wip/violet:
Design router_extended, start of the top module:
module router_extended #(
  parameter B2_LAT_BIN  = 1, B2_LAT_DEC  = 8, B2_LAT_DUO  = 6,
  parameter B10_LAT_DEC = 1, B10_LAT_BIN = 6, B10_LAT_DUO = 6,
  parameter B12_LAT_DUO = 1, B12_LAT_BIN = 6, B12_LAT_DEC = 8
)(
  input  wire        clk,
  input  wire        rst,
  input  wire        start,
  input  wire [2:0]  cond_sel,
  input  wire [3:0]  opcode,
  input  wire [15:0] op_a,
  input  wire [15:0] op_b,
  output reg         busy,
  output reg         done,
  output reg  [31:0] result
);
Settings: LEC_CHECK=0, CAP_MARGIN=20, CELL_PAD_IN_SITES_DETAIL_PLACEMENT=1, CELL_PAD_IN_SITES_GLOBAL_PLACEMENT=3, CORE_ASPECT_RATIO=1.81, CORE_MARGIN=2, CORE_UTILIZATION=34, CTS_CLUSTER_DIAMETER=270, GPL_ROUTABILITY_DRIVEN=1, GPL_TIMING_DRIVEN=0, MAX_ROUTING_LAYER=met4, MIN_ROUTING_LAYER=met1, PLACE_DENSITY_LB_ADDON=0.1, SETUP_SLACK_MARGIN=2.03, SLEW_MARGIN=40; clock period 7.51 ns.
run.sh (not shown) runs the stock make flow with config.mk's settings and CLKGATE_MAP_FILE=.
wip/violet completed; timing, DRC and antenna clean
Modified inputs, wip/maple compared to wip/violet
-- flow/config.mk --
<<< wip/violet, line 8
export CAP_MARGIN = 20
>>> wip/maple, line 8
export CAP_MARGIN = 10
<<< wip/violet, line 10
export CELL_PAD_IN_SITES_GLOBAL_PLACEMENT = 3
>>> wip/maple, line 10
export CELL_PAD_IN_SITES_GLOBAL_PLACEMENT = 2
<<< wip/violet, line 13
export CORE_UTILIZATION = 34
export CTS_CLUSTER_DIAMETER = 270
>>> wip/maple, line 13
export CORE_UTILIZATION = 60
export CTS_CLUSTER_DIAMETER = 93
<<< wip/violet, line 17
>>> wip/maple, line 17
export HOLD_SLACK_MARGIN = 0.16
<<< wip/violet, line 20
export SETUP_SLACK_MARGIN = 2.03
export SLEW_MARGIN = 40
>>> wip/maple, line 21
export SETUP_SLACK_MARGIN = 0.92
export SLEW_MARGIN = 20
export TNS_END_PERCENT = 5
==> flow/constraint.sdc <==
create_clock -name core_clock -period 15.8 [get_ports {clk}]
set_input_delay 3.1600 -clock core_clock [delete_from_list [all_inputs] [get_ports {clk}]]
set_output_delay 3.1600 -clock core_clock [all_outputs]
set_load 0.01 [all_outputs]
Findings:
- wip/maple: it failed during global placement without I/O, and the tool reported FLW-0024.
- Delta (wip/maple minus wip/violet): core outline area down 44%; post-synthesis cell count from yosys flat; synthesized cell count flat; fraction of the mapped netlist area in compound gates flat.
- wip/maple vs. wip/violet: standard-cell row count decreased by about 25% relative to the old numbers; area of the chip decreased by 43% relative to the old numbers.
- [wip/maple vs wip/violet] floorplan core density: higher in wip/maple
- Area fraction in mux cells came out exactly the same in wip/violet and wip/maple.
- In wip/maple the die height turned out 80 um lower than in wip/violet.
- Re synthesized area: no difference whatsoever between wip/maple and wip/violet.
Relative to wip/maple, the following input files were edited for wip/onyx:
==> flow/config.mk <==
export PLATFORM = sky130hd
export DESIGN_NAME = router_extended
export DESIGN_NICKNAME = router_extended
export VERILOG_FILES = /design/flow/design.v
export SDC_FILE = /design/flow/constraint.sdc
export NUM_CORES = 4
export LEC_CHECK = 0
export CAP_MARGIN = 15
export CELL_PAD_IN_SITES_GLOBAL_PLACEMENT = 0
export CORE_ASPECT_RATIO = 1.81
export CORE_MARGIN = 2
export CORE_UTILIZATION = 65
export CTS_CLUSTER_DIAMETER = 255
export GPL_ROUTABILITY_DRIVEN = 1
export MAX_ROUTING_LAYER = met4
export MIN_ROUTING_LAYER = met1
export SETUP_SLACK_MARGIN = -0.0
export SLEW_MARGIN = 40
==> flow/constraint.sdc <==
create_clock -name core_clock -period 2.23 [get_ports {clk}]
set_input_delay 0.4460 -clock core_clock [delete_from_list [all_inputs] [get_ports {clk}]]
set_output_delay 0.4460 -clock core_clock [all_outputs]
set_load 0.01 [all_outputs]
[summary]
For wip/onyx, the flow was terminated by a tool error in global routing and produced no final design.
Compared with wip/maple, in wip/onyx placeable core area fell about 7%, die span in y fell 9.5 um, total die area fell 7.5%, total cells reported by yosys after synthesis about even, number of synthesized register bits about even.
Between wip/maple and wip/onyx, number of rows created at floorplan is higher for wip/maple, wip/onyx comes in under that.
As far as share of flip-flops with an asynchronous set or reset goes, wip/maple and wip/onyx are indistinguishable; the numbers are identical.
Compared wip/onyx vs wip/maple, and die boundary width is down in wip/onyx.
wip/onyx -> wip/maple: area figure in the yosys stat output delta 0, exact match
